**config.mk**
```make
export PLATFORM = sky130hd
export DESIGN_NAME = risc16_core
export DESIGN_NICKNAME = risc16_core
export VERILOG_FILES = /design/flow/design.v
export SDC_FILE = /design/flow/constraint.sdc
export NUM_CORES = 4
export LEC_CHECK = 0
export CAP_MARGIN = 20
export CORE_MARGIN = 2
export CORE_UTILIZATION = 11
export SLEW_MARGIN = 20
```
**constraint.sdc**
```tcl
create_clock -name core_clock -period 10.6 [get_ports {clk}]
set_input_delay 2.1200 -clock core_clock [delete_from_list [all_inputs] [get_ports {clk}]]
set_output_delay 2.1200 -clock core_clock [all_outputs]
set_load 0.01 [all_outputs]
```
**design.v**
```verilog
module regbank (
input logic clk, regwe, regrd,
input logic [4:0] rd_addr, rs_addr, wr_addr,
input logic [15:0] write_data,
output logic [15:0] rd, rs
); 
	logic [15:0] myreg[31:0];
	always_ff @(posedge clk)
	begin
		if (regwe)
		begin 
			if (wr_addr==0) myreg[wr_addr] <= 0;
			else if (wr_addr==1) myreg[wr_addr] <= 16'h0001;
			else myreg[wr_addr] <= write_data;
		end
	end
	assign rs = (regrd)? myreg[rs_addr]:0;
	assign rd = (regrd)? myreg[rd_addr]:0;
endmodule
module signExt (input logic [4:0] data_in,
		output logic [15:0] data_out);
	assign data_out = {{12{data_in[4]}},data_in[3:0]};
endmodule
module myAlu (input logic [15:0] A, B,
		input logic alusrc, reset,
                input logic [2:0] alu_cb,
                output logic [15:0] ALUOUT,
		output logic [3:0] status);
	logic [15:0] comp;
        always_comb
        begin
		if (reset)
		begin
			status = 4'd0;
			ALUOUT = 16'd0;
			comp = 16'd0;
		end
		else if (alusrc)
		begin
			case (alu_cb)
                        3'b000: begin  
				comp = 16'd0;
				ALUOUT = $signed(A) + $signed(B);
				if (ALUOUT == 16'd0)
					status[3] = 1'b1;
				else
					status[3] = 1'b0;
				if (ALUOUT[15] == 1'b1)
					status[2] = 1'b1;
				else
					status[2] = 1'b0;
				if ((A[15]==1'b0) && (B[15]==1'b0) && (ALUOUT[15] == 1'b1))
					status[1] = 1'b1;
				else
					status[1] = 1'b0;
				if ((A[15]==1'b1) && (B[15]==1'b1) && (ALUOUT[15] == 1'b0))
					status[1] = 1'b1;
				else
					status[1] = 1'b0;
				if (A>=B)
					status[0] = 1'b1;
				else
					status[0] = 1'b0;
				end
                        3'b001: begin  
				comp = 16'd0;
				ALUOUT = $signed(A) - $signed(B);
				if (A == B)
					status[3] = 1'b1;
				else
					status[3] = 1'b0;
				if (ALUOUT[15] == 1'b1)
					status[2] = 1'b1;
				else
					status[2] = 1'b0;
				if ((A[15]==1'b0) && (B[15]==1'b1) && (ALUOUT[15] == 1'b1))
					status[1] = 1'b1;
				else
					status[1] = 1'b0;
				if ((A[15]==1'b1) && (B[15]==1'b0) && (ALUOUT[15] == 1'b0))
					status[1] = 1'b1;
				else
					status[1] = 1'b0;
				if (A>=B)
					status[0] = 1'b1;
				else
					status[0] = 1'b0;
				end
			3'b010: begin  
				comp = 16'd0;
				ALUOUT = A&B;
				status[1] = 1'b0;
				if (ALUOUT == 16'd0)
					status[3] = 1'b1;
				else
					status[3] = 1'b0;
				if (ALUOUT[15] == 1'b1)
					status[2] = 1'b1;
				else
					status[2] = 1'b0;
				if (A>=B)
					status[0] = 1'b1;
				else
					status[0] = 1'b0;
				end
			3'b011: begin  
				comp = 16'd0;
				ALUOUT = A|B;
				status[1] = 1'b0;
				if (ALUOUT == 16'd0)
					status[3] = 1'b1;
				else
					status[3] = 1'b0;
				if (ALUOUT[15] == 1'b1)
					status[2] = 1'b1;
				else
					status[2] = 1'b0;
				if (A>=B)
					status[0] = 1'b1;
				else
					status[0] = 1'b0;
				end
			3'b100: begin  
				comp = 16'd0;
				ALUOUT = ~B;
				status[1] = 1'b0;
				status[0] = 1'b0;
				if (ALUOUT == 16'd0)
					status[3] = 1'b1;
				else
					status[3] = 1'b0;
				if (ALUOUT[15] == 1'b1)
					status[2] = 1'b1;
				else
					status[2] = 1'b0;
				end
			3'b101: begin
				ALUOUT = 16'd0;  
				comp = $signed(A) - $signed(B);
				if (A == B)
					status[3] = 1'b1;
				else
					status[3] = 1'b0;
				if (comp[15] == 1'b1)
					status[2] = 1'b1;
				else
					status[2] = 1'b0;
				if ((A[15]==1'b0) && (B[15]==1'b1) && (comp[15] == 1'b1))
					status[1] = 1'b1;
				else
					status[1] = 1'b0;
				if ((A[15]==1'b1) && (B[15]==1'b0) && (comp[15] == 1'b0))
					status[1] = 1'b1;
				else
					status[1] = 1'b0;
				if (A>=B)
					status[0] = 1'b1;
				else
					status[0] = 1'b0;
				end
			default: begin
				ALUOUT = 16'd0;
				comp = 16'd0;
				status = 4'd0;
				end
			endcase
		end
		else 
		begin
			ALUOUT = 16'd0;
			comp = 16'd0;
			status = 4'd0;
                end
	end
endmodule
module datapath(
input logic clk, reg_we,alusrc,reg_rd,lw_add_e,sw_add_e, lwi, w0, w1, reset,
input logic [2:0] alu_cb,
input logic [4:0] lw_addr, sw_addr_d, sw_addr_s,
input wire [15:0] ins,
input  wire [15:0] data_in,
input logic [6:0] mem_addr,
output logic ri,
output logic [6:0] addr,
output logic [6:0] daddr,
output logic [15:0] data,
output logic [3:0] status
);
logic [15:0] rd, rs, aluout, rs_reg, rs_im, reg_in;
logic [4:0] rbank_wr,rd_addr,rs_addr;
regbank my_reg(.clk(clk), .regwe(reg_we), .regrd(reg_rd), .rd_addr(rd_addr), .rs_addr(rs_addr), .wr_addr(rbank_wr), .write_data(reg_in), .rd(rd), .rs(rs_reg) );
myAlu alu(.A(rd), .B(rs), .alusrc(alusrc), .reset(reset), .alu_cb(alu_cb), .ALUOUT(aluout), .status(status[3:0]));
signExt sign(.data_in(ins[5:1]), .data_out(rs_im));
assign rs = (ins[11])? rs_im : rs_reg; 
assign addr = mem_addr;
assign daddr = (lw_add_e||sw_add_e) ? (rs_reg[6:0]):7'b0;
always_comb
begin
	if (lwi)
	begin
		reg_in = ins[15:0];
	end
	else if (lw_add_e)
	begin
		reg_in = data_in[15:0];
	end
	else
	begin
		reg_in = aluout;
	end
	if (w0) rbank_wr = 0;
	else if (w1) rbank_wr = 5'b00001;
	else if (lwi) rbank_wr = lw_addr;
	else rbank_wr = ins[10:6];
	if (sw_add_e)
	begin
		rd_addr = sw_addr_d;
		rs_addr = sw_addr_s;
		data = rd[15:0];
		ri = 1'b0;
	end
	else
	begin
		rd_addr = ins[10:6];
		rs_addr = ins[5:1];
		data = 16'b0;
		ri = 1'b1;
	end
end
endmodule
module control(
input logic start, clk, reset, 
input logic [3:0] status,
input wire [15:0] ins, 
output logic [2:0] alu_cb,
output logic [4:0] lw_addr, sw_addr_d, sw_addr_s,
output logic [6:0] mem_addr,
output logic mem_we,reg_we,alusrc,reg_rd,lw_add_e,sw_add_e,lwi,done,w0,w1);
	logic [6:0] pc,ra;
	logic lwe,swe,swd,go,stop, lwei,lw_add_ei,mem_rd;
	logic [3:0] status_int;
	typedef enum logic [3:0] {s0, s1, s2, s3, s4, s5, s6, s7,s8,s9,s10,s11} statetype;
        statetype state, nextstate;
	always_ff @(posedge clk)
	begin
		if (reset)  state <= s0;
		else if (start) state <= s1;
		else if (go) state <= nextstate;
	end
	always_comb
        begin
                case (state)
                        s0: begin
				if(start) nextstate = s1;
				else nextstate = s0;
			    end
                        s1: nextstate = s2;
			s2: nextstate = s3;
			s3: nextstate = s5;
                        s4: begin 
				if(lwei) nextstate = s6;
				else if(lwe) nextstate = s8;
				else if (stop) nextstate = s9;
				else nextstate = s5;
			    end
			s5: nextstate = s4;
			s6: nextstate = s7;
			s7: nextstate = s10;
			s8: nextstate = s11;
                        s9: begin
				if (start) nextstate = s1; 
				else nextstate = s9;
			    end
			s10: nextstate = s11;
			s11: nextstate = s4;
			default: nextstate = s0;
                endcase
        end
	always_ff @(posedge clk)
	begin
	if (nextstate == s0)
	begin 
		go <= 1'b0;
		done <= 1'b0;
		stop <= 1'b0;
		alusrc <= 1'b0;
		reg_we <= 1'b0;
		lwe <= 1'b0;
		swe <= 1'b0;
		mem_rd <= 1'b1;
		reg_rd <= 1'b0;
		w0 <= 1'b0;
		w1 <= 1'b0;
		lw_add_e <= 1'b0;
		sw_add_e <= 1'b0;
		lwi <= 1'b0;
		lwei <= 1'b0;
		swd <= 1'b0;
		alu_cb <= 3'b0;
		lw_addr <= 4'b0;
		sw_addr_d <= 4'b0;
		sw_addr_s <= 4'b0;
		lw_add_ei <= 1'b0;
		pc <= 7'd0;
		ra <= 7'd0;
		status_int <= 4'b0;
	end
	else if (nextstate == s1)
	begin
		go <= 1'b1;
		done <= 1'b0;
		reg_rd <= 1'b1;
	end
	else if (nextstate == s2)
	begin
		w0 <= 1'b1;
		reg_we <= 1'b1;
	end
	else if (nextstate == s3)
	begin
		w0 <= 1'b0;
		w1 <= 1'b1;
		mem_rd <= 1'b1;
		reg_we <= 1'b1;
	end
	else if (nextstate == s4)
	begin
		reg_we <= 1'b0;
		mem_rd <= 1'b1;
		alusrc <= 1'b0;
		status_int <= status;
		if (lwe)
			begin
			reg_we <= 1'b1;
			end	
	end
	else if (nextstate == s5)
	begin
	w1 <= 1'b0;
	case (ins[15:12])
	4'd0: begin	
		alusrc <= 1'b0;
		reg_we <= 1'b0;
		lwe <= 1'b0;
		swe <= 1'b0;
		mem_rd <= 1'b1;
		reg_rd <= 1'b1;
		lwi <= 1'b0;
		if (ins[0])
		begin	
			stop <= 1'b1;
			pc <= pc;
		end
		else
			pc <= pc + 1;
	     end
	4'd1: begin
		alu_cb <= 3'b0;
		alusrc <= 1'b1;
		reg_we <= 1'b1;
		lwi <= 1'b0;
		lwe <= 1'b0;
		swe <= 1'b0;
		lw_add_e <= 1'b0;
		sw_add_e <= 1'b0;
		pc <= pc + 1;
	     end
	4'd2: begin
		alu_cb <= 3'b001;
		alusrc <= 1'b1;
		reg_we <= 1'b1;
		lwi <= 1'b0;
		lwe <= 1'b0;
		swe <= 1'b0;
		lw_add_e <= 1'b0;
		sw_add_e <= 1'b0;
		pc <= pc + 1;
	     end
	4'd3: begin
		alu_cb <= 3'b010;
		alusrc <= 1'b1;
		reg_we <= 1'b1;
		lwi <= 1'b0;
		lwe <= 1'b0;
		swe <= 1'b0;
		lw_add_e <= 1'b0;
		sw_add_e <= 1'b0;
		pc <= pc + 1;
	     end
	4'd4: begin
		alu_cb <= 3'b011;
		alusrc <= 1'b1;
		reg_we <= 1'b1;
		lwi <= 1'b0;
		lwe <= 1'b0;
		swe <= 1'b0;
		lw_add_e <= 1'b0;
		sw_add_e <= 1'b0;
		pc <= pc + 1;
	     end
	4'd5: begin
		alu_cb <= 3'b100;
		alusrc <= 1'b1;
		reg_we <= 1'b1;
		lwi <= 1'b0;
		lwe <= 1'b0;
		swe <= 1'b0;
		lw_add_e <= 1'b0;
		sw_add_e <= 1'b0;
		pc <= pc + 1;
	     end 
	4'd6: begin
		alu_cb <= 3'b101;
		alusrc <= 1'b1;
		reg_we <= 1'b0;
		lwi <= 1'b0;
		lwe <= 1'b0;
		swe <= 1'b0;
		lw_add_e <= 1'b0;
		sw_add_e <= 1'b0;
		pc <= pc + 1;
	     end
	4'd7:begin
		alusrc <= 1'b0;
		reg_we <= 1'b0;
		sw_add_e <= 1'b0;
		swe <= 1'b0;
		lw_addr <= ins[10:6];
		if (ins[11])
		begin 
		lwei <= 1'b1;
		pc <= pc+1;
		end
		else
		begin
		lw_add_e <= 1'b1;
		lwei <= 1'b0;
		lwe <= 1'b1;
		pc <= pc;
		end
	   end
	4'd8:begin
		sw_addr_d <= ins[10:6];
		sw_addr_s <= ins[5:1];
		alusrc <= 1'b0;
		reg_we <= 1'b0;
		lw_add_e <= 1'b0;
		sw_add_e <= 1'b1;
		lwe <= 1'b0;
		lwi <= 1'b0;
		pc <= pc + 1;
	   end
	4'd9: begin
		alusrc <= 1'b0;
		reg_we <= 1'b0;
		lwe <= 1'b0;
		swe <= 1'b0;
		lwi <= 1'b0;
		lw_add_e <= 1'b0;
		sw_add_e <= 1'b0;
		pc <= ins[7:1];
	     end
	4'd10: begin
		alusrc <= 1'b0;
		reg_we <= 1'b0;
		lwi <= 1'b0;
		lwe <= 1'b0;
		swe <= 1'b0;
		lw_add_e <= 1'b0;
		sw_add_e <= 1'b0;
		if (status_int[3])
		pc <= ins[7:1];
		else pc <= pc + 1;
	     end
	4'd11: begin
		alusrc <= 1'b0;
		reg_we <= 1'b0;
		lwi <= 1'b0;
		lwe <= 1'b0;
		swe <= 1'b0;
		lw_add_e <= 1'b0;
		sw_add_e <= 1'b0;
		if (status_int[3] == 1'b0)
		pc <= ins[7:1];
		else pc <= pc + 1;
	     end
	4'd12: begin
		alusrc <= 1'b0;
		reg_we <= 1'b0;
		lwi <= 1'b0;
		lwe <= 1'b0;
		swe <= 1'b0;
		lw_add_e <= 1'b0;
		sw_add_e <= 1'b0;
		if (status_int[0])
		pc <= ins[7:1];
		else pc <= pc + 1;
	     end
	4'd13: begin
		alusrc <= 1'b0;
		reg_we <= 1'b0;
		lwi <= 1'b0;
		lwe <= 1'b0;
		swe <= 1'b0;
		lw_add_e <= 1'b0;
		sw_add_e <= 1'b0;
		if (status_int[2])
		pc <= ins[7:1];
		else pc <= pc + 1;
	     end
	4'd14: begin
		alusrc <= 1'b0;
		reg_we <= 1'b0;
		lwi <= 1'b0;
		lwe <= 1'b0;
		swe <= 1'b0;
		lw_add_e <= 1'b0;
		sw_add_e <= 1'b0;
		ra <= pc+1;
		pc <= ins[7:1];
	     end
	4'd15: begin
		alusrc <= 1'b0;
		reg_we <= 1'b0;
		lwi <= 1'b0;
		lwe <= 1'b0;
		swe <= 1'b0;
		lw_add_e <= 1'b0;
		sw_add_e <= 1'b0;
		pc <= ra;
	     end
	endcase
	end		
	else if (nextstate == s6)
	begin
		lwei <= 1'b0;		 
	end
	else if (nextstate == s7)
	begin
		lwi <= 1'b1;
		reg_we <= 1'b1;		 
	end
	else if (nextstate == s10)
	begin
		lwi <= 1'b0;
		reg_we <= 1'b0;
		pc <= pc + 1;
	end
	else if (nextstate == s8)
	begin
		lwe <= 1'b0;
		reg_we <= 1'b0;
		lw_add_e <= 1'b0;
		pc <= pc + 1;
	end
	else if (nextstate == s9)
	begin
		go <= 1'b0;
		lw_add_e <= 1'b0;
		sw_add_e <= 1'b0;
		swd <= 1'b0;
		alusrc <= 1'b0;
		reg_we <= 1'b0;
		lwe <= 1'b0;
		swe <= 1'b0;
		mem_rd <= 1'b0;
		reg_rd <= 1'b0;
		stop <= 1'b0;
		done <= 1'b1;
	end
	end
	assign mem_we=(mem_rd)?1'b1:1'b0;
	assign mem_addr = pc;
endmodule
module risc16_core (
input  logic        clk, reset, start,
output logic        done,
output logic [6:0]  imem_addr,
input  logic [15:0] imem_rdata,
output logic [6:0]  dmem_addr,
output logic        dmem_we,
output logic [15:0] dmem_wdata,
input  logic [15:0] dmem_rdata
);
logic mem_we,reg_we,alusrc,reg_rd,lw_add_e,sw_add_e,lwi,w0,w1,ri;
logic [3:0] status;
logic [6:0] c_mem_addr,d_addr,daddr_in;
logic [15:0] ins, rdata_in;
logic [2:0] alu_cb;
logic [4:0] lw_addr,sw_addr_d, sw_addr_s;
assign ins = imem_rdata;
assign imem_addr = d_addr;
assign dmem_addr = daddr_in;
assign dmem_we = ~ri;
assign dmem_wdata = rdata_in;
control cb(.start(start), .clk(clk), .reset(reset), .status(status), .ins(ins), .alu_cb(alu_cb), .mem_addr(c_mem_addr), .mem_we(mem_we),.reg_we(reg_we),.alusrc(alusrc),.reg_rd(reg_rd),.lw_add_e(lw_add_e),.sw_add_e(sw_add_e),.lwi(lwi),.done(done), .w0(w0), .w1(w1), .lw_addr(lw_addr), .sw_addr_d(sw_addr_d), .sw_addr_s(sw_addr_s));
datapath dp(.clk(clk), .reg_we(reg_we), .alusrc(alusrc), .reg_rd(reg_rd), .lw_add_e(lw_add_e), .sw_add_e(sw_add_e), .lwi(lwi), .alu_cb(alu_cb), .mem_addr(c_mem_addr), .ins(ins), .addr(d_addr), .data(rdata_in), .status(status), .w0(w0), .w1(w1), .reset(reset), .lw_addr(lw_addr), .data_in(dmem_rdata), .daddr(daddr_in), .ri(ri), .sw_addr_d(sw_addr_d), .sw_addr_s(sw_addr_s));
endmodule
```
**run.sh**
```bash
#!/bin/bash
# the make line also repeats each setting of config.mk as NAME=value (left out here)
make -C /OpenROAD-flow-scripts/flow DESIGN_CONFIG=/design/flow/config.mk WORK_HOME=/design/flow/orfs CLKGATE_MAP_FILE= finish
```
==> results of run 1 <==
cell type report:
cell class / instances / share of cell area, %
Sequential cell: 575 / 41.5
Multi-Input combinational cell: 2052 / 36.6
Tap cell: 3919 / 12.2
Clock buffer: 77 / 3.98
Timing Repair Buffer: 175 / 3.75
Clock inverter: 34 / 1.21
Inverter: 77 / 0.720
Antenna cell: 4 / 0.0249
routing by layer:
layer	wire length (um)	share of wire [%]
met5	45	0.035
met4	5830	4.5
met3	16600	13
met2	56400	44
met1	50500	39
metrics by stage:
| step | instance area [sq um] | instances | hold slack, ps |
|---|---|---|---|
| finish | 40100 | 6913 | 450 |
| floorplan | 32400 | 2934 | 427 |
| global placement | 38000 | 6798 | 442 |
| global route | 40100 | 6910 | 478 |
| detailed placement | 38000 | 6798 | 445 |
| CTS | 40100 | 6909 | 454 |
==> results.yml, run 1 <==
# implementation run metrics
cts:
  numCtsBuffers: 59
  root_buffer: "clkbuf_16"
  cts_setup_buffers: 0
  cts_tree: "yes"
  clk-insertion-delay-late_ps: 660
  cts.sink_count: 575
  clk_transition_reported_paths_ps: 60
  cts_max_level: 2
  postCtsResizedCells: 0
  cts-hold-fix-buffers: 0
  clock_path_buffers: 3
floorplan:
  die-height_um: 547
  fp.coreArea_sq_um: 293000
  boundaryPins: 67
  initial_core_util_pct: 11.0
  floorplan.die_area_sq_um: 299000
  dieWidth_um: 547
  total_number_of_placement_rows: 199
final_timing:
  max-slew-margin-rel_pct: 22.6
  rsz0062_at_grt: "false"
  final_max_slew_viol_count: 0
  clock_skew_ps: 54.0
  fin_setup_tns_ps: 0
  final_period_minus_worst_setup_slack_ps: 9030
  finalWorstSetupSlack_ps: 1570
  fmax_mhz: 111
  final_min_period_over_clock_period_pct: 85.2
  worst_margin_pin_slew_ps: 1150
  timing.final.hold_violations: 0
  setup_viol_count_final: 0
logic_synthesis:
  postSynthSeqShare_pct: 51.4
  synthArstFlopShare_pct: 0
  flop_cell: "edfxtp_1"
  adder_share_pct: 2.11
  postSynthAreaPerCell_sq_um: 11.0
  synth.distinct_cells: 93
  area_leaders: "edfxtp_1, mux4_2, nand2_1, dfxtp_1, a211oi_1"
  mappedNetlistArea_sq_um: 32400
  synth.logic.top_family: "AND-OR/OR-AND gates"
  yosys_cells: 2934
  post_synth_and_or_nand_nor_area_fraction_pct: 14.9
  post_synth_top_cells: "nand2_1, edfxtp_1, nor2_1, a21oi_1, nand3_1"
  syn_nets: 3023
  yosys.area_share.aoi_pct: 15.1
  syn-instance-count: 2934
  synth_warnings: 4
  yosysTopAreaCell: "edfxtp_1"
  synthMuxAreaShare_pct: 11.6
  synthXorXnorAreaFrac_pct: 0.699
  number_of_enable_type_register_cells_in_the_synthesized_netlist: 512
  synth_top_cell_by_count: "nand2_1"
  synth.top_cell.area_share_pct: 47.5
  chip_area_in_the_yosys_report_sq_um: 32400
  post_synth_regs: 575
detailed_routing:
  remaining_drc_errors: 0
  vias: 27004
  detailedRoute.firstIterationViolations: 4196
  ant_nets: 0
  wl_per_cell_um: 18.7
  drt_wl_total_um: 129000
  drt_pre_antenna_iters: 8
  viasPerCell: 3.91
setup_path:
  reg2reg_from: "cb.sw_add_e$_SDFFE_PP0P_"
  critPathMaxFanout: 48
  start_kind: "input port"
  crit_arrival_ps: 6910
  timing.critical_path.to: "dmem_wdata[7]"
  cp_num_cells: 13
  r2r_end: "dp.my_reg.myreg[16][14]$_DFFE_PP_"
  critical_path.cell_chain: "clkdlybuf4s50_1, nor2b_1, a21oi_4, buf_4, buf_4, mux4_2, nand2_1, a311oi_1, a31oi_1, nor2b_1, inv_1, nor2_1, clkdlybuf4s50_1"
  cp_num_buf_inv: 5
  slowest_delay_ps: 790
  worst-r2r-setup-slack_ps: 2740
  crit_start: "imem_rdata[7]"
  reg2regPathDepth: 22
  timing.critical_path.max_delay_family: "buffers and inverters"
  capturing_element_type_of_the_critical_path: "output port"
  path_class: "in2out"
  critical_path_required_ps: 8480
  critical_path.slowest_cell: "clkdlybuf4s50_1"
final_layout:
  final-comb-area_sq_um: 14700
  fill_cells: 33012
  final_core_util_pct: 13.7
  area.growth.synth_to_final_pct: 23.9
  final-seq-area_sq_um: 16600
  final_net_count: 3029
global_route:
  grt.overflow.total: 0
  top_usage_layer: "met2"
  number_of_global_route_vias_before_repair: 25826
  gr-usage-met1_pct: 10.8
  grt.met3_usage_pct: 2.45
  grt_start_max_net_pins: 99
  track_usage_pct: 8.26
  grt_first_pass_wirelength_um: 185000
  use_met2_pct: 12.7
  antenna_violations_before_repair: 8
power:
  p_int_w: 0.00410
  max-vdd-ir-drop_v: 0.000124
  p_comb_share_pct: 15.3
  fin_total_pwr_w: 0.00563
  power_density_nw_per_um2: 140
  static_leakage_nw: 12.2
  switching_power_w: 0.00153
  share_of_total_power_in_sequential_cells_pct: 44.5
  power_leader: "sequential cells"
  power.share.switching_pct: 27.1
  pwr.group.clock_w: 0.00226
  combinationalPower_w: 0.000860
  power.clock.fraction_pct: 40.2
  seq_power_w: 0.00250
run:
  total_of_max_cap_violations: 0
  openroad.warnings: 61
placement:
  dp_hpwl_um: 84400
  io_buffers: 66
  pre_cts_ws_ps: 1620
  routabilityCongestion: 0.940
worst_hold_path:
  timing.hold.worst_endpoint: "cb.state[1]$_DFF_P_"
  timing.hold.worst.start: "cb.state[1]$_DFF_P_"
  holdCritPathClass: "reg2reg"
  hold-path-cell-count: 2
run_status:
  outcome: "complete, no violations"
==> inputs of run 2 (changes only) <==
- CELL_PAD_IN_SITES_DETAIL_PLACEMENT: not set -> 0
- CELL_PAD_IN_SITES_GLOBAL_PLACEMENT: not set -> 3
- CORE_UTILIZATION: 11 -> 69
- CTS_CLUSTER_DIAMETER: not set -> 59
- GPL_ROUTABILITY_DRIVEN: not set -> 0
- PLACE_DENSITY_LB_ADDON: not set -> 0.27
- SLEW_MARGIN: 20 -> 40
- clock period: 10.6 -> 12.2 ns (I/O delays scaled with it)
==> run 2 against run 1 <==
Net effect:
- the flow now stops in global placement without I/O
- die size is 84% lower
- synthesized cell count stayed put
- synthesized area stayed put
==> results.yml, run 2 <==
# flow metrics
run_status:
  outcome: "aborted with a tool error"
  outcome.stop_stage: "global placement without I/O"
  error: "[ERROR FLW-0024] Place density exceeds 1.0 (current PLACE_DENSITY_LB_ADDON =  0.27). Please check if the value of  PLACE_DENSITY_LB_ADDON is between 0 and 0.99."
logic_synthesis:
  yosysTopAreaCell: "edfxtp_1"
  yosys_cells: 2934
  synthMuxAreaShare_pct: 11.6
  synthArstFlopShare_pct: 0
  synth.top_cell.area_share_pct: 47.5
  adder_share_pct: 2.11
  synth.distinct_cells: 93
  postSynthAreaPerCell_sq_um: 11.0
  syn_nets: 3023
  synthXorXnorAreaFrac_pct: 0.699
  chip_area_in_the_yosys_report_sq_um: 32400
  synth_top_cell_by_count: "nand2_1"
  yosys.area_share.aoi_pct: 15.1
  post_synth_and_or_nand_nor_area_fraction_pct: 14.9
  synth.logic.top_family: "AND-OR/OR-AND gates"
  post_synth_top_cells: "nand2_1, edfxtp_1, nor2_1, a21oi_1, nand3_1"
  post_synth_regs: 575
  mappedNetlistArea_sq_um: 32400
  syn-instance-count: 2934
  number_of_enable_type_register_cells_in_the_synthesized_netlist: 512
  synth_warnings: 4
  flop_cell: "edfxtp_1"
  postSynthSeqShare_pct: 51.4
  area_leaders: "edfxtp_1, mux4_2, nand2_1, dfxtp_1, a211oi_1"
floorplan:
  fp.coreArea_sq_um: 46500
  die-height_um: 221
  dieWidth_um: 221
  initial_core_util_pct: 69.7
  total_number_of_placement_rows: 79
  floorplan.die_area_sq_um: 48700
==> inputs of run 3 (changes only) <==
- ABC_AREA: not set -> 0
- CELL_PAD_IN_SITES_DETAIL_PLACEMENT: 0 -> not set
- CELL_PAD_IN_SITES_GLOBAL_PLACEMENT: 3 -> 2
- CORE_ASPECT_RATIO: not set -> 1.42
- CORE_UTILIZATION: 69 -> 34
- CTS_CLUSTER_DIAMETER: 59 -> not set
- GPL_ROUTABILITY_DRIVEN: 0 -> 1
- GPL_TIMING_DRIVEN: not set -> 0
- MAX_ROUTING_LAYER: not set -> met4
- PLACE_DENSITY: not set -> 0.8
- PLACE_DENSITY_LB_ADDON: 0.27 -> not set
- SLEW_MARGIN: 40 -> 0
- clock period: 12.2 -> 4.24 ns (I/O delays scaled with it)
==> run 3 against run 2 <==
Net effect:
- the layout now fails its checks (negative setup slack)
- synthesized area is the same
- synthesized cell count unchanged
- die size up 100%
==> results.yml, run 3 <==
# implementation run metrics
logic_synthesis:
  postSynthAreaPerCell_sq_um: 11.0
  mappedNetlistArea_sq_um: 32400
  flop_cell: "edfxtp_1"
  postSynthSeqShare_pct: 51.4
  syn-instance-count: 2934
  synth.distinct_cells: 93
  yosys.area_share.aoi_pct: 15.1
  syn_nets: 3023
  yosysTopAreaCell: "edfxtp_1"
  area_leaders: "edfxtp_1, mux4_2, nand2_1, dfxtp_1, a211oi_1"
  adder_share_pct: 2.11
  chip_area_in_the_yosys_report_sq_um: 32400
  post_synth_top_cells: "nand2_1, edfxtp_1, nor2_1, a21oi_1, nand3_1"
  post_synth_regs: 575
  synthArstFlopShare_pct: 0
  synthXorXnorAreaFrac_pct: 0.699
  synthMuxAreaShare_pct: 11.6
  synth_top_cell_by_count: "nand2_1"
  number_of_enable_type_register_cells_in_the_synthesized_netlist: 512
  yosys_cells: 2934
  post_synth_and_or_nand_nor_area_fraction_pct: 14.9
  synth_warnings: 4
  synth.top_cell.area_share_pct: 47.5
  synth.logic.top_family: "AND-OR/OR-AND gates"
setup_path:
  crit_arrival_ps: 6410
  crit_start: "cb.sw_add_e$_SDFFE_PP0P_"
  reg2reg_from: "cb.sw_add_e$_SDFFE_PP0P_"
  start_kind: "flip-flop"
  r2r_end: "dp.my_reg.myreg[8][14]$_DFFE_PP_"
  slowest_delay_ps: 470
  reg2regPathDepth: 25
  path_class: "reg2reg"
  cp_common_cell: "buf_12"
  critical_path_required_ps: 4640
  critical_path.slowest_cell: "dfxtp_4"
  capturing_element_type_of_the_critical_path: "flip-flop"
  timing.critical_path.max_delay_family: "AND-OR/OR-AND gates"
  cp_num_cells: 25
  cp_num_buf_inv: 9
  worst-r2r-setup-slack_ps: -1770
  timing.critical_path.to: "dp.my_reg.myreg[8][14]$_DFFE_PP_"
  critPathMaxFanout: 10
placement:
  place_inst: 4252
  dpl-instance-area_sq_um: 36000
  routabilityCongestion: 0.985
  io_buffers: 60
  dp_hpwl_um: 110000
worst_hold_path:
  timing.hold.worst_endpoint: "cb.state[1]$_DFF_P_"
  hold-path-cell-count: 2
  holdCritPathClass: "reg2reg"
  timing.hold.worst.start: "cb.state[1]$_DFF_P_"
final_timing:
  fin_hold_ws_ps: 459
  final_period_minus_worst_setup_slack_ps: 6010
  fmax_mhz: 166
  setup_viol_count_final: 538
  worst_margin_pin_slew_ps: 1340
  max-slew-margin-rel_pct: 10.7
  clock_skew_ps: 72.1
  rsz0062_at_grt: "true"
  timing.final.hold_violations: 0
  final_min_period_over_clock_period_pct: 142
  final_max_slew_viol_count: 0
  finalWorstSetupSlack_ps: -1770
power:
  switching_power_w: 0.00446
  p_comb_share_pct: 20.7
  pwr.group.clock_w: 0.00532
  static_leakage_nw: 13.8
  seq_power_w: 0.00625
  power_density_nw_per_um2: 358
  power_leader: "sequential cells"
  power.share.switching_pct: 30.5
  share_of_total_power_in_sequential_cells_pct: 42.8
  power.clock.fraction_pct: 36.4
  max-vdd-ir-drop_v: 0.000349
  combinationalPower_w: 0.00303
  p_int_w: 0.0101
final_layout:
  area.growth.synth_to_final_pct: 26.0
  final_core_util_pct: 43.3
  final_net_count: 3284
  finish.cell_count_without_fillers: 4474
  design_area_sq_um: 40800
cts:
  cts-hold-fix-buffers: 0
  root_buffer: "clkbuf_16"
  cts_tree: "yes"
  clk-insertion-delay-late_ps: 700
  clk_transition_reported_paths_ps: 80
  numCtsBuffers: 57
  clock_path_buffers: 3
  cts.sink_count: 575
  cts_max_level: 2
floorplan:
  floorplan.die_area_sq_um: 97800
  fp.coreArea_sq_um: 94200
  dieWidth_um: 263
  initial_core_util_pct: 34.4
  boundaryPins: 67
  total_number_of_placement_rows: 134
  die-height_um: 372
run:
  total_of_max_cap_violations: 0
  openroad.warnings: 64
global_route:
  track_usage_pct: 33.2
  grt_first_pass_wirelength_um: 220000
  grt_start_max_net_pins: 33
  number_of_global_route_vias_before_repair: 28188
  grt.overflow.total: 0
  antenna_violations_before_repair: 6
detailed_routing:
  viasPerCell: 6.52
  detailedRoute.firstIterationViolations: 3983
  drt_wl_total_um: 161000
  drt_pre_antenna_iters: 18
  wl_per_cell_um: 36.0
  ant_nets: 0
  remaining_drc_errors: 0
  vias: 29174
run_status:
  violations: "negative setup slack"
  outcome: "finished with violations"
-- run 3: area by class of cell --
cell class                      count  area [sq um]
Antenna cell                        8          20.0
Buffer                            225          2090
Clock buffer                       71          1540
Clock inverter                     35           354
Fill cell                        8903         53400
Inverter                           77           292
Multi-Input combinational cell   2056         16000
Sequential cell                   575         16600
Tap cell                         1224          1530
Timing Repair Buffer              203          2330
-- run 3: layer usage --
metal  vias up  track usage [%]  routed length [um]
li1      11766                -                   -
met2      2137             52.6               74000
met3       794             7.43               16000
met4         0             28.1               17400
met5         -                -                   0
met1     14477             35.5               53600
-- run 3: what timing repair did --
item | in CTS | in global routing
endpoints found under the hold margin | 0 | 0
setup buffers | 79 | 23
gates resized | 364 | 85
pin swaps | 35 | 51
gates cloned | 8 | 0
endpoints found under the setup margin | 538 | 545
-- run 3: per-stage QoR --
step | setup slack [ps] | power, W | TNS (ps)
floorplan | -1030 | 0.00783 | -343960
global placement | -5050 | 0.00878 | -2873620
detailed placement | -4250 | 0.00885 | -1970730
CTS | -1990 | 0.0144 | -752430
global route | -1830 | 0.0148 | -772060
finish | -1770 | 0.0146 | -740180
==> inputs of run 4 (changes only) <==
- ABC_AREA: 0 -> not set
- CAP_MARGIN: 20 -> 5
- CELL_PAD_IN_SITES_DETAIL_PLACEMENT: not set -> 2
- CELL_PAD_IN_SITES_GLOBAL_PLACEMENT: 2 -> not set
- CORE_ASPECT_RATIO: 1.42 -> 1.22
- CORE_UTILIZATION: 34 -> 31
- GPL_ROUTABILITY_DRIVEN: 1 -> 0
- GPL_TIMING_DRIVEN: 0 -> 1
- MAX_ROUTING_LAYER: met4 -> not set
- PLACE_DENSITY: 0.8 -> not set
- PLACE_DENSITY_LB_ADDON: not set -> 0.22
- SETUP_SLACK_MARGIN: not set -> 0.91
- SLEW_MARGIN: 0 -> 20
- TNS_END_PERCENT: not set -> 55
- clock period: 4.24 -> 4.33 ns (I/O delays scaled with it)
==> run 4 against run 3 <==
Net effect:
- count of clock-buffer cells in the layout increased by 9
- largest power group unchanged
- largest cell class unchanged
- still fails the layout checks on negative setup slack
- wire length increased by 21%
- register-to-register slack got worse by 60 ps
- cell count increased by 11%
- worst setup slack got worse by 62 ps
- critical path type unchanged
==> results.yml, run 4 <==
# implementation run metrics
logic_synthesis:
  mappedNetlistArea_sq_um: 32400
  syn_nets: 3023
  synth_warnings: 4
  post_synth_top_cells: "nand2_1, edfxtp_1, nor2_1, a21oi_1, nand3_1"
  postSynthAreaPerCell_sq_um: 11.0
  flop_cell: "edfxtp_1"
  synth.distinct_cells: 93
  synth.logic.top_family: "AND-OR/OR-AND gates"
  synth_top_cell_by_count: "nand2_1"
  postSynthSeqShare_pct: 51.4
  post_synth_regs: 575
  yosys.area_share.aoi_pct: 15.1
  chip_area_in_the_yosys_report_sq_um: 32400
  number_of_enable_type_register_cells_in_the_synthesized_netlist: 512
  synthMuxAreaShare_pct: 11.6
  yosys_cells: 2934
  synthArstFlopShare_pct: 0
  adder_share_pct: 2.11
  area_leaders: "edfxtp_1, mux4_2, nand2_1, dfxtp_1, a211oi_1"
  yosysTopAreaCell: "edfxtp_1"
  synthXorXnorAreaFrac_pct: 0.699
  synth.top_cell.area_share_pct: 47.5
  post_synth_and_or_nand_nor_area_fraction_pct: 14.9
  syn-instance-count: 2934
power:
  p_comb_share_pct: 23.5
  share_of_total_power_in_sequential_cells_pct: 40.1
  max-vdd-ir-drop_v: 0.000370
  combinationalPower_w: 0.00361
  power.clock.fraction_pct: 36.5
  power_leader: "sequential cells"
  static_leakage_nw: 15.7
  power.share.switching_pct: 31.9
  seq_power_w: 0.00616
  p_int_w: 0.0105
  pwr.group.clock_w: 0.00561
  switching_power_w: 0.00491
  power_density_nw_per_um2: 351
  fin_total_pwr_w: 0.0154
detailed_routing:
  drt_pre_antenna_iters: 6
  vias: 32724
  wl_per_cell_um: 39.1
  viasPerCell: 6.59
  remaining_drc_errors: 0
  detailedRoute.firstIterationViolations: 3628
  ant_nets: 0
  drt_wl_total_um: 194000
final_timing:
  worst_margin_pin_slew_ps: 1070
  setup_viol_count_final: 518
  finalWorstSetupSlack_ps: -1830
  max-slew-margin-rel_pct: 27.9
  final_max_slew_viol_count: 0
  rsz0062_at_grt: "true"
  timing.final.hold_violations: 0
  clock_skew_ps: 61.7
  final_period_minus_worst_setup_slack_ps: 6160
  fmax_mhz: 162
  fin_setup_tns_ps: -656900
  final_min_period_over_clock_period_pct: 142
  fin_hold_ws_ps: 462
worst_hold_path:
  hold-path-cell-count: 2
  timing.hold.worst.start: "cb.state[1]$_DFF_P_"
  holdCritPathClass: "reg2reg"
  timing.hold.worst_endpoint: "cb.state[1]$_DFF_P_"
run_status:
  outcome: "finished with violations"
  violations: "negative setup slack"
cts:
  cts_max_level: 2
  cts_tree: "yes"
  cts-hold-fix-buffers: 0
  clk-insertion-delay-late_ps: 740
  cts.sink_count: 575
  root_buffer: "clkbuf_16"
  clk_transition_reported_paths_ps: 70
  numCtsBuffers: 60
  clock_path_buffers: 3
global_route:
  number_of_global_route_vias_before_repair: 33788
  track_usage_pct: 30.5
  grt_first_pass_wirelength_um: 239000
  grt.overflow.total: 0
  grt_start_max_net_pins: 69
  antenna_violations_before_repair: 8
final_layout:
  design_area_sq_um: 43800
  final_net_count: 3617
  final_core_util_pct: 42.4
  area.growth.synth_to_final_pct: 35.2
setup_path:
  path_class: "reg2reg"
  timing.critical_path.to: "dp.my_reg.myreg[27][14]$_DFFE_PP_"
  cp_num_cells: 24
  capturing_element_type_of_the_critical_path: "flip-flop"
  r2r_end: "dp.my_reg.myreg[27][14]$_DFFE_PP_"
  crit_start: "cb.sw_add_e$_SDFFE_PP0P_"
  critPathMaxFanout: 15
  worst-r2r-setup-slack_ps: -1830
  critical_path.cell_chain: "buf_12, buf_4, nand2b_1, nand2_1, buf_12, buf_6, nand3_1, nand3_1, a41oi_2, buf_4, a32o_1, ha_1, nor2b_1, o21a_1, o21ai_2, a21oi_2, a311o_1, a21o_1, a21oi_2, o21ai_1, xnor2_1, a221oi_2, o22ai_4, clkbuf_16"
  reg2reg_from: "cb.sw_add_e$_SDFFE_PP0P_"
  crit_arrival_ps: 6720
  slowest_delay_ps: 470
  start_kind: "flip-flop"
  cp_num_buf_inv: 6
  critical_path_required_ps: 4880
  reg2regPathDepth: 24
  timing.critical_path.max_delay_family: "AND-OR/OR-AND gates"
  critical_path.slowest_cell: "o22ai_4"
placement:
  io_buffers: 66
  dp_hpwl_um: 109000
  dpl-instance-area_sq_um: 39500
run:
  openroad.warnings: 64
  total_of_max_cap_violations: 0
floorplan:
  floorplan.die_area_sq_um: 107000
  boundaryPins: 67
  fp.coreArea_sq_um: 103000
  total_number_of_placement_rows: 130
  die-height_um: 361
  dieWidth_um: 297
  initial_core_util_pct: 31.4
## run 4: area by class of cell
type                       count  area [sq um]
antenna                        3          7.51
clock buffer                  80          1630
clock inverter                32           338
fill                       10372         59500
inverter                      77           295
multi-input combinational   2053         15900
sequential                   575         16600
tap                         1386          1730
timing repair buffer         761          7280
## run 4: repair_timing
item,4_1_cts,5_1_grt
cloned,5,9
endpoints found under the setup margin,545,701
pin swaps,7,33
hold endpoints to repair,0,0
buffers inserted,3,74
resized,69,208
## run 4: metrics by stage
step           std cells  worst slack (ps)
3_5_place_dp        4760             -2110
5_1_grt             4965             -1840
6_report            4967             -1830
3_3_place_gp        4760             -1860
2_1_floorplan       2934              -956
4_1_cts             4880             -1330
## run 4: routing by layer
layer	wire length [um]	up-vias	global-route usage [%]
li1	-	12398	-
met1	61600	16499	32.4
met2	90200	2646	52.0
met3	21600	1169	7.24
met4	20700	12	23.2
met5	76	-	0
==> inputs of run 5 (changes only) <==
- CELL_PAD_IN_SITES_DETAIL_PLACEMENT: 2 -> 0
- CORE_UTILIZATION: 31 -> 67
- CTS_CLUSTER_DIAMETER: not set -> 347
- MAX_ROUTING_LAYER: not set -> met4
- PLACE_DENSITY_LB_ADDON: 0.22 -> 0.0
- SETUP_SLACK_MARGIN: 0.91 -> -0.29
- clock period: 4.33 -> 3.9 ns (I/O delays scaled with it)
==> run 5 against run 4 <==
Net effect:
- still fails the layout checks on negative setup slack
- clock skew decreased by 8.3 ps
- flip-flop count unchanged
- total power increased by 0.49%
- design area decreased by 7.5%
- clock power decreased by 2%
- global-route usage increased by 20 points
- critical endpoint is now dp.my_reg.myreg[27][11]$_DFFE_PP_
==> results.yml, run 5 <==
# implementation run metrics
setup_path:
  cp_num_cells: 24
  crit_start: "cb.sw_add_e$_SDFFE_PP0P_"
  timing.critical_path.to: "dp.my_reg.myreg[27][11]$_DFFE_PP_"
  capturing_element_type_of_the_critical_path: "flip-flop"
  cp_num_buf_inv: 6
  timing.critical_path.max_delay_family: "AND-OR/OR-AND gates"
  start_kind: "flip-flop"
  reg2regPathDepth: 24
  crit_arrival_ps: 5970
  slowest_delay_ps: 480
  r2r_end: "dp.my_reg.myreg[27][11]$_DFFE_PP_"
  worst-r2r-setup-slack_ps: -1680
  path_class: "reg2reg"
  reg2reg_from: "cb.sw_add_e$_SDFFE_PP0P_"
  critPathMaxFanout: 32
  critical_path_required_ps: 4300
  critical_path.slowest_cell: "a311o_1"
  cp_common_cell: "nor2_1"
  critical_path.cell_chain: "buf_4, nand2b_1, buf_4, nand2_4, buf_4, a211oi_1, a311oi_2, nor3_1, a311o_1, a21oi_2, nor2_2, inv_1, ha_1, inv_2, a21oi_1, nor2_1, nor2_1, nor2_1, nor2_1, mux2_2, a221o_1, a221oi_2, o22ai_2, buf_12"
floorplan:
  floorplan.die_area_sq_um: 50100
  boundaryPins: 67
  initial_core_util_pct: 67.3
  fp.coreArea_sq_um: 48100
  total_number_of_placement_rows: 89
  die-height_um: 247
  dieWidth_um: 203
logic_synthesis:
  synth.top_cell.area_share_pct: 47.5
  synth.logic.top_family: "AND-OR/OR-AND gates"
  syn_nets: 3023
  post_synth_top_cells: "nand2_1, edfxtp_1, nor2_1, a21oi_1, nand3_1"
  number_of_enable_type_register_cells_in_the_synthesized_netlist: 512
  synthMuxAreaShare_pct: 11.6
  yosys.area_share.aoi_pct: 15.1
  adder_share_pct: 2.11
  chip_area_in_the_yosys_report_sq_um: 32400
  yosys_cells: 2934
  post_synth_regs: 575
  postSynthAreaPerCell_sq_um: 11.0
  postSynthSeqShare_pct: 51.4
  mappedNetlistArea_sq_um: 32400
  flop_cell: "edfxtp_1"
  synthXorXnorAreaFrac_pct: 0.699
  yosysTopAreaCell: "edfxtp_1"
  syn-instance-count: 2934
  synth.distinct_cells: 93
  post_synth_and_or_nand_nor_area_fraction_pct: 14.9
  synthArstFlopShare_pct: 0
  synth_top_cell_by_count: "nand2_1"
  area_leaders: "edfxtp_1, mux4_2, nand2_1, dfxtp_1, a211oi_1"
  synth_warnings: 4
power:
  power_leader: "sequential cells"
  switching_power_w: 0.00429
  seq_power_w: 0.00682
  p_comb_share_pct: 20.2
  combinationalPower_w: 0.00313
  power.clock.fraction_pct: 35.6
  max-vdd-ir-drop_v: 0.000464
  p_int_w: 0.0112
  pwr.group.clock_w: 0.00550
  power_density_nw_per_um2: 381
  share_of_total_power_in_sequential_cells_pct: 44.1
  static_leakage_nw: 14.7
  power.share.switching_pct: 27.8
final_timing:
  worst_margin_pin_slew_ps: 1110
  fmax_mhz: 179
  rsz0062_at_grt: "true"
  max-slew-margin-rel_pct: 25.5
  final_period_minus_worst_setup_slack_ps: 5580
  final_max_slew_viol_count: 0
  final_min_period_over_clock_period_pct: 143
  finalWorstSetupSlack_ps: -1680
  clock_skew_ps: 53.4
  timing.final.hold_violations: 0
  setup_viol_count_final: 538
detailed_routing:
  drt_pre_antenna_iters: 9
  vias: 30465
  drt_wl_total_um: 124000
  ant_nets: 0
  viasPerCell: 7.43
  wl_per_cell_um: 30.4
  detailedRoute.firstIterationViolations: 5955
  remaining_drc_errors: 0
run:
  total_of_max_cap_violations: 0
  openroad.warnings: 64
placement:
  dp_hpwl_um: 82500
  io_buffers: 66
  pre_cts_ws_ps: -2270
  dpl-instance-area_sq_um: 38100
worst_hold_path:
  timing.hold.worst_endpoint: "cb.state[0]$_DFF_P_"
  holdCritPathClass: "reg2reg"
  hold-path-cell-count: 1
  timing.hold.worst.start: "cb.state[0]$_DFF_P_"
global_route:
  track_usage_pct: 51.0
  grt.overflow.total: 0
  grt_start_max_net_pins: 49
  grt_first_pass_wirelength_um: 183000
  number_of_global_route_vias_before_repair: 30158
  antenna_violations_before_repair: 2
cts:
  cts-hold-fix-buffers: 0
  cts.sink_count: 575
  cts_max_level: 2
  numCtsBuffers: 56
  clk-insertion-delay-late_ps: 680
  clock_path_buffers: 3
  cts_tree: "yes"
  clk_transition_reported_paths_ps: 60
  root_buffer: "clkbuf_16"
run_status:
  violations: "negative setup slack"
  outcome: "finished with violations"
final_layout:
  design_area_sq_um: 40500
  fill_cells: 2508
  final_net_count: 3508
  area.growth.synth_to_final_pct: 25.1
==> run 5: metrics by stage <==
step	utilization, %	TNS, ps	power (W)	std cells	hold WS (ps)
floorplan	-	-484040	0.00851	2934	427
global placement	79.2	-892030	0.00971	3978	438
detailed placement	79.2	-920760	0.00979	3979	447
CTS	83.9	-557950	0.0152	4091	461
global route	84.2	-735330	0.0157	4100	490
finish	84.2	-656180	0.0155	4100	461
==> run 5: what timing repair did <==
item | CTS | global route
setup endpoints to repair | 506 | 506
resized | 59 | 17
cloned | 2 | 1
pin swaps | 7 | 8
buffers inserted | 9 | 6
endpoints found under the hold margin | 0 | 0
==> run 5: layout make-up <==
class                      count  area, sq um  share of cell area, %
tap                          637          797                   1.97
timing repair buffer         657         5850                   14.4
inverter                      77          290                  0.717
sequential                   575        16600                   41.1
multi-input combinational   2052        15100                   37.3
clock buffer                  68         1470                   3.62
antenna                        1         2.50                0.00618
clock inverter                33          367                  0.905
==> run 5: per-layer routing <==
layer / wire, um / GRT usage (%)
met5: 0 / -
met4: 12200 / 37.4
met3: 19600 / 15.7
met2: 54900 / 76.0
met1: 37800 / 58.5
==> inputs of run 6 (changes only) <==
- ABC_AREA: not set -> 1
- CAP_MARGIN: 5 -> 20
- CELL_PAD_IN_SITES_DETAIL_PLACEMENT: 0 -> not set
- CORE_ASPECT_RATIO: 1.22 -> not set
- CORE_UTILIZATION: 67 -> 65
- CTS_CLUSTER_DIAMETER: 347 -> 364
- GPL_ROUTABILITY_DRIVEN: 0 -> not set
- GPL_TIMING_DRIVEN: 1 -> not set
- HOLD_SLACK_MARGIN: not set -> 0.27
- MAX_ROUTING_LAYER: met4 -> not set
- PLACE_DENSITY_LB_ADDON: 0.0 -> not set
- SETUP_SLACK_MARGIN: -0.29 -> 0.59
- TNS_END_PERCENT: 55 -> not set
- clock period: 3.9 -> 5.44 ns (I/O delays scaled with it)
==> run 6 against run 5 <==
Net effect:
- synthesized cell count grew 22%
- die size grew 0.28%
- synthesized area shrank 2.7%
- the run now fails in global routing
==> results.yml, run 6 <==
# flow metrics
placement:
  place_inst: 4569
  routabilityCongestion: 1.07
  dpl-instance-area_sq_um: 37000
  dp_hpwl_um: 83800
  io_buffers: 66
logic_synthesis:
  flop_cell: "edfxtp_1"
  synthArstFlopShare_pct: 0
  number_of_enable_type_register_cells_in_the_synthesized_netlist: 512
  yosys_cells: 3566
  post_synth_top_cells: "nand2_1, edfxtp_1, nand3_1, a21oi_1, inv_1"
  mappedNetlistArea_sq_um: 31500
  synthMuxAreaShare_pct: 0
  syn-instance-count: 3566
  synth.distinct_cells: 54
  syn_nets: 3655
  synth.logic.top_family: "simple AND/OR/NAND/NOR gates"
  postSynthAreaPerCell_sq_um: 8.84
  adder_share_pct: 2.17
  area_leaders: "edfxtp_1, nand2_1, nand3_1, a21oi_1, dfxtp_1"
  post_synth_and_or_nand_nor_area_fraction_pct: 21.6
  postSynthSeqShare_pct: 52.8
  yosysTopAreaCell: "edfxtp_1"
  chip_area_in_the_yosys_report_sq_um: 31500
  synth_top_cell_by_count: "nand2_1"
  synth.top_cell.area_share_pct: 48.8
  synthXorXnorAreaFrac_pct: 0.528
  yosys.area_share.aoi_pct: 16.2
  post_synth_regs: 575
  synth_warnings: 4
cts:
  root_buffer: "clkbuf_16"
  clock_path_buffers: 3
  numCtsBuffers: 56
  cts-hold-fix-buffers: 0
  cts.sink_count: 575
  cts_max_level: 2
floorplan:
  floorplan.die_area_sq_um: 50300
  dieWidth_um: 224
  die-height_um: 224
  total_number_of_placement_rows: 80
  boundaryPins: 67
  initial_core_util_pct: 65.9
  fp.coreArea_sq_um: 47800
global_route:
  track_usage_pct: 86.8
  grt.overflow.total: 427
run_status:
  error: "[ERROR GRT-0232] Routing congestion too high. Check the congestion heatmap in the GUI."
  outcome: "aborted with a tool error"
  outcome.stop_stage: "global routing"
run 6: metrics by stage:
| stage | worst slack, ps | utilization, % |
|---|---|---|
| 2_1_floorplan | 416 | - |
| 3_3_place_gp | -1230 | 77.4 |
| 3_5_place_dp | -1320 | 77.4 |
| 4_1_cts | 309 | 85.9 |
run 6: repair_timing:
item	CTS
cloned	16
endpoints found under the setup margin	473
resized	273
setup buffers	74
pin swaps	78
endpoints found under the hold margin	0
run 6: routing by layer:
| metal | GRT overflow | track usage, % |
|---|---|---|
| met3 | 28 | 78.9 |
| met1 | 26 | 84.8 |
| met4 | 147 | 87.9 |
| met2 | 224 | 97.6 |
| met5 | 2 | 58.1 |
==> inputs of run 7 (changes only) <==
- ABC_AREA: 1 -> not set
- CAP_MARGIN: 20 -> 5
- CELL_PAD_IN_SITES_DETAIL_PLACEMENT: not set -> 0
- CORE_ASPECT_RATIO: not set -> 1.22
- CORE_UTILIZATION: 65 -> 64
- CTS_CLUSTER_DIAMETER: 364 -> not set
- GPL_ROUTABILITY_DRIVEN: not set -> 0
- GPL_TIMING_DRIVEN: not set -> 1
- HOLD_SLACK_MARGIN: 0.27 -> not set
- MAX_ROUTING_LAYER: not set -> met4
- PLACE_DENSITY_LB_ADDON: not set -> 0.06
- SETUP_SLACK_MARGIN: 0.59 -> 0.91
- TNS_END_PERCENT: not set -> 55
- clock period: 5.44 -> 6.71 ns (I/O delays scaled with it)
==> run 7 against run 6 <==
Net effect:
- the run now finishes clean
- die size grew 4.3%
- synthesized cell count is 18% lower
- synthesized area increased by 2.8%
==> results.yml, run 7 <==
# implementation run metrics
logic_synthesis:
  syn-instance-count: 2934
  flop_cell: "edfxtp_1"
  yosysTopAreaCell: "edfxtp_1"
  postSynthAreaPerCell_sq_um: 11.0
  adder_share_pct: 2.11
  synthArstFlopShare_pct: 0
  synthXorXnorAreaFrac_pct: 0.699
  syn_nets: 3023
  number_of_enable_type_register_cells_in_the_synthesized_netlist: 512
  synth.logic.top_family: "AND-OR/OR-AND gates"
  post_synth_and_or_nand_nor_area_fraction_pct: 14.9
  mappedNetlistArea_sq_um: 32400
  synth_warnings: 4
  post_synth_top_cells: "nand2_1, edfxtp_1, nor2_1, a21oi_1, nand3_1"
  synth_top_cell_by_count: "nand2_1"
  synth.top_cell.area_share_pct: 47.5
  synthMuxAreaShare_pct: 11.6
  synth.distinct_cells: 93
  area_leaders: "edfxtp_1, mux4_2, nand2_1, dfxtp_1, a211oi_1"
  post_synth_regs: 575
  yosys_cells: 2934
  postSynthSeqShare_pct: 51.4
  yosys.area_share.aoi_pct: 15.1
  chip_area_in_the_yosys_report_sq_um: 32400
setup_path:
  critical_path.slowest_cell: "o31ai_2"
  critPathMaxFanout: 32
  timing.critical_path.max_delay_family: "AND-OR/OR-AND gates"
  worst-r2r-setup-slack_ps: 840
  reg2reg_from: "cb.sw_add_e$_SDFFE_PP0P_"
  critical_path_required_ps: 7070
  path_class: "in2reg"
  crit_start: "imem_rdata[2]"
  cp_num_cells: 23
  crit_arrival_ps: 6310
  timing.critical_path.to: "dp.my_reg.myreg[26][10]$_DFFE_PP_"
  reg2regPathDepth: 22
  r2r_end: "dp.my_reg.myreg[26][10]$_DFFE_PP_"
  cp_num_buf_inv: 7
  slowest_delay_ps: 550
  cp_common_cell: "buf_12"
  start_kind: "input port"
  capturing_element_type_of_the_critical_path: "flip-flop"
  critical_path.cell_chain: "buf_12, mux2i_4, buf_12, buf_4, buf_8, a211oi_1, a311oi_1, a311oi_1, o31ai_2, and3_1, a21oi_1, inv_1, ha_4, o21a_1, o21ai_0, a21oi_1, a311o_1, buf_4, xor2_1, a221o_1, a221oi_1, o22ai_2, buf_12"
cts:
  cts.sink_count: 575
  numCtsBuffers: 57
  clk-insertion-delay-late_ps: 640
  cts-hold-fix-buffers: 0
  cts_tree: "yes"
  root_buffer: "clkbuf_16"
  clk_transition_reported_paths_ps: 60
  clock_path_buffers: 3
  cts_max_level: 2
final_layout:
  fill_cells: 3012
  final-seq-area_sq_um: 16600
  final_core_util_pct: 78.4
  final_net_count: 3264
  design_area_sq_um: 39400
  area.growth.synth_to_final_pct: 21.8
  final-comb-area_sq_um: 15500
placement:
  dpl-instance-area_sq_um: 35400
  io_buffers: 66
  dp_hpwl_um: 74500
global_route:
  antenna_violations_before_repair: 1
  grt_start_max_net_pins: 49
  grt.overflow.total: 0
  grt_first_pass_wirelength_um: 172000
  number_of_global_route_vias_before_repair: 27700
  track_usage_pct: 45.7
floorplan:
  die-height_um: 252
  boundaryPins: 67
  initial_core_util_pct: 64.4
  fp.coreArea_sq_um: 50300
  total_number_of_placement_rows: 91
  dieWidth_um: 208
  floorplan.die_area_sq_um: 52400
run_status:
  outcome: "complete, no violations"
detailed_routing:
  drt_wl_total_um: 123000
  ant_nets: 0
  detailedRoute.firstIterationViolations: 4856
  wl_per_cell_um: 31.7
  drt_pre_antenna_iters: 12
  remaining_drc_errors: 0
  vias: 29100
  viasPerCell: 7.52
run:
  total_of_max_cap_violations: 0
  openroad.warnings: 64
power:
  p_comb_share_pct: 19.9
  p_int_w: 0.00638
  switching_power_w: 0.00245
  max-vdd-ir-drop_v: 0.000243
  seq_power_w: 0.00396
  power_leader: "sequential cells"
  power.share.switching_pct: 27.8
  fin_total_pwr_w: 0.00883
  pwr.group.clock_w: 0.00311
  power_density_nw_per_um2: 224
  combinationalPower_w: 0.00175
  power.clock.fraction_pct: 35.3
  static_leakage_nw: 13.8
  share_of_total_power_in_sequential_cells_pct: 44.9
final_timing:
  final_min_period_over_clock_period_pct: 88.7
  worst_margin_pin_slew_ps: 1300
  rsz0062_at_grt: "true"
  setup_viol_count_final: 0
  clock_skew_ps: 27.2
  final_period_minus_worst_setup_slack_ps: 5950
  fin_hold_ws_ps: 455
  max-slew-margin-rel_pct: 13.0
  fin_setup_tns_ps: 0
  fmax_mhz: 168
  final_max_slew_viol_count: 0
  timing.final.hold_violations: 0
worst_hold_path:
  timing.hold.worst_endpoint: "cb.state[1]$_DFF_P_"
  holdCritPathClass: "reg2reg"
  hold-path-cell-count: 2
  timing.hold.worst.start: "cb.state[1]$_DFF_P_"
==> run 7: layout make-up <==
type	instances	share of cell area, %
sequential	575	42.2
timing repair buffer	411	11.2
clock buffer	72	3.81
multi-input combinational	2053	39.3
tap	651	2.06
antenna	2	0.0127
clock inverter	31	0.676
inverter	77	0.752
==> run 7: per-layer routing <==
| layer | up-vias | global-route usage [%] | share of wire, % |
|---|---|---|---|
| li1 | 11720 | - | - |
| met1 | 13745 | 54.5 | 31 |
| met2 | 2731 | 68.5 | 43 |
| met3 | 904 | 12.0 | 16 |
| met4 | 0 | 31.5 | 9.9 |
| met5 | - | - | 0 |
==> run 7: stage by stage <==
| stage | instances | worst slack, ps |
|---|---|---|
| after CTS | 3805 | 776 |
| after detailed placement | 3667 | -135 |
| after global routing | 3872 | 692 |
| after global placement | 3667 | -42.6 |
| final | 3872 | 758 |
| after floorplan | 2934 | 655 |
==> run 7: repair_timing <==
| item | in CTS | in global routing |
|---|---|---|
| gates resized | 87 | 151 |
| gates cloned | 7 | 13 |
| setup endpoints to repair | 240 | 272 |
| buffers inserted | 28 | 52 |
| pin swaps | 6 | 43 |
==> inputs of run 8 (changes only) <==
- CAP_MARGIN: 5 -> 20
- CELL_PAD_IN_SITES_DETAIL_PLACEMENT: 0 -> not set
- CORE_ASPECT_RATIO: 1.22 -> not set
- CORE_UTILIZATION: 64 -> 61
- CTS_CLUSTER_DIAMETER: not set -> 370
- GPL_ROUTABILITY_DRIVEN: 0 -> not set
- GPL_TIMING_DRIVEN: 1 -> not set
- MAX_ROUTING_LAYER: met4 -> not set
- PLACE_DENSITY_LB_ADDON: 0.06 -> not set
- SETUP_SLACK_MARGIN: 0.91 -> -0.38
- TNS_END_PERCENT: 55 -> not set
- clock period: 6.71 -> 3.81 ns (I/O delays scaled with it)
==> run 8 against run 7 <==
Net effect:
- now fails the layout checks on negative setup slack
- sequential power up 76%
- hold slack gained 10 ps
- clock power grew 100%
- largest power group unchanged
- register-to-register slack worse by 2600 ps
- design area rose by 7.4%
- non-clock buffer count increased by 339
- critical endpoint is now dp.my_reg.myreg[3][14]$_DFFE_PP_
- clock skew increased by 41 ps
==> results.yml, run 8 <==
# implementation run metrics
worst_hold_path:
  timing.hold.worst_endpoint: "cb.lw_addr[3]$_SDFFE_PP0P_"
  holdCritPathClass: "reg2reg"
  hold-path-cell-count: 2
  timing.hold.worst.start: "cb.lw_addr[3]$_SDFFE_PP0P_"
run:
  openroad.warnings: 66
  total_of_max_cap_violations: 0
floorplan:
  initial_core_util_pct: 61.6
  total_number_of_placement_rows: 84
  dieWidth_um: 234
  fp.coreArea_sq_um: 52600
  floorplan.die_area_sq_um: 54900
  die-height_um: 234
  boundaryPins: 67
final_timing:
  setup_viol_count_final: 538
  worst_margin_pin_slew_ps: 1370
  final_max_slew_viol_count: 0
  fin_hold_ws_ps: 466
  max-slew-margin-rel_pct: 8.44
  final_min_period_over_clock_period_pct: 146
  finalWorstSetupSlack_ps: -1730
  final_period_minus_worst_setup_slack_ps: 5540
  fmax_mhz: 180
  clock_skew_ps: 67.8
  rsz0062_at_grt: "true"
  timing.final.hold_violations: 0
power:
  p_int_w: 0.0121
  power_leader: "sequential cells"
  power.clock.fraction_pct: 37.3
  combinationalPower_w: 0.00354
  power_density_nw_per_um2: 396
  fin_total_pwr_w: 0.0168
  pwr.group.clock_w: 0.00627
  share_of_total_power_in_sequential_cells_pct: 41.6
  static_leakage_nw: 15.5
  max-vdd-ir-drop_v: 0.000610
  switching_power_w: 0.00466
  power.share.switching_pct: 27.8
  p_comb_share_pct: 21.1
  seq_power_w: 0.00697
final_layout:
  finish.cell_count_without_fillers: 4256
  final_net_count: 3605
  area.growth.synth_to_final_pct: 30.8
  final-seq-area_sq_um: 16600
  final-comb-area_sq_um: 15600
  fill_cells: 3003
  final_core_util_pct: 80.6
logic_synthesis:
  synthXorXnorAreaFrac_pct: 0.699
  post_synth_regs: 575
  synthMuxAreaShare_pct: 11.6
  synthArstFlopShare_pct: 0
  chip_area_in_the_yosys_report_sq_um: 32400
  postSynthSeqShare_pct: 51.4
  post_synth_top_cells: "nand2_1, edfxtp_1, nor2_1, a21oi_1, nand3_1"
  synth_warnings: 4
  syn_nets: 3023
  area_leaders: "edfxtp_1, mux4_2, nand2_1, dfxtp_1, a211oi_1"
  mappedNetlistArea_sq_um: 32400
  yosys_cells: 2934
  post_synth_and_or_nand_nor_area_fraction_pct: 14.9
  yosysTopAreaCell: "edfxtp_1"
  flop_cell: "edfxtp_1"
  synth.top_cell.area_share_pct: 47.5
  syn-instance-count: 2934
  adder_share_pct: 2.11
  synth_top_cell_by_count: "nand2_1"
  synth.logic.top_family: "AND-OR/OR-AND gates"
  yosys.area_share.aoi_pct: 15.1
  number_of_enable_type_register_cells_in_the_synthesized_netlist: 512
  synth.distinct_cells: 93
  postSynthAreaPerCell_sq_um: 11.0
detailed_routing:
  ant_nets: 0
  remaining_drc_errors: 0
  detailedRoute.firstIterationViolations: 5035
  viasPerCell: 7.26
  drt_pre_antenna_iters: 12
  drt_wl_total_um: 133000
  vias: 30906
  wl_per_cell_um: 31.2
setup_path:
  critical_path.slowest_cell: "clkdlybuf4s50_1"
  crit_start: "imem_rdata[5]"
  timing.critical_path.max_delay_family: "AND-OR/OR-AND gates"
  critical_path_required_ps: 4250
  critPathMaxFanout: 8
  capturing_element_type_of_the_critical_path: "flip-flop"
  reg2regPathDepth: 27
  crit_arrival_ps: 5980
  reg2reg_from: "cb.sw_add_e$_SDFFE_PP0P_"
  path_class: "in2reg"
  cp_common_cell: "buf_4"
  worst-r2r-setup-slack_ps: -1720
  slowest_delay_ps: 470
  timing.critical_path.to: "dp.my_reg.myreg[3][14]$_DFFE_PP_"
  cp_num_buf_inv: 8
  start_kind: "input port"
  r2r_end: "dp.my_reg.myreg[3][14]$_DFFE_PP_"
  cp_num_cells: 26
global_route:
  track_usage_pct: 46.6
  grt_start_max_net_pins: 48
  grt_first_pass_wirelength_um: 186000
  grt.overflow.total: 0
  number_of_global_route_vias_before_repair: 29483
  antenna_violations_before_repair: 2
cts:
  cts_max_level: 2
  clk-insertion-delay-late_ps: 690
  numCtsBuffers: 58
  cts.sink_count: 575
  clk_transition_reported_paths_ps: 70
  root_buffer: "clkbuf_16"
  cts_tree: "yes"
  clock_path_buffers: 3
placement:
  pre_cts_ws_ps: -2900
  place_inst: 4085
  routabilityCongestion: 1.04
  io_buffers: 66
  dp_hpwl_um: 84800
run_status:
  outcome: "finished with violations"
  violations: "negative setup slack"
==> run 8: routing by layer <==
metal	routed length (um)	global-route usage [%]	vias to the layer above
met5	11	1.16	-
met4	11000	28.3	2
met3	22500	15.8	893
met2	56500	69.5	3112
met1	43000	59.1	14495
li1	-	-	12404
==> run 8: cell type report <==
cell class	count	area share, %
multi-input cells	2054	36.7
well taps	688	2.03
clock buffers	68	3.51
diodes	2	0.0118
flip-flops and latches	575	39.3
clock inverters	42	1.37
inverters	77	0.691
repair buffers	750	16.4
==> run 8: stage by stage <==
stage                     cell area (sq um)  TNS [ps]
after floorplan                       33200   -477480
after global placement                38800  -1155480
after detailed placement              38800  -1207040
after CTS                             41400   -685410
after global routing                  42400   -740200
final                                 42400   -686880
==> run 8: repair_timing <==
action,in CTS,in global routing
hold buffers,0,0
pin swaps,9,11
gates cloned,6,7
resized,50,92
buffers inserted,15,30
endpoints found under the setup margin,509,506
Power is estimated from default activity; no workload was simulated.
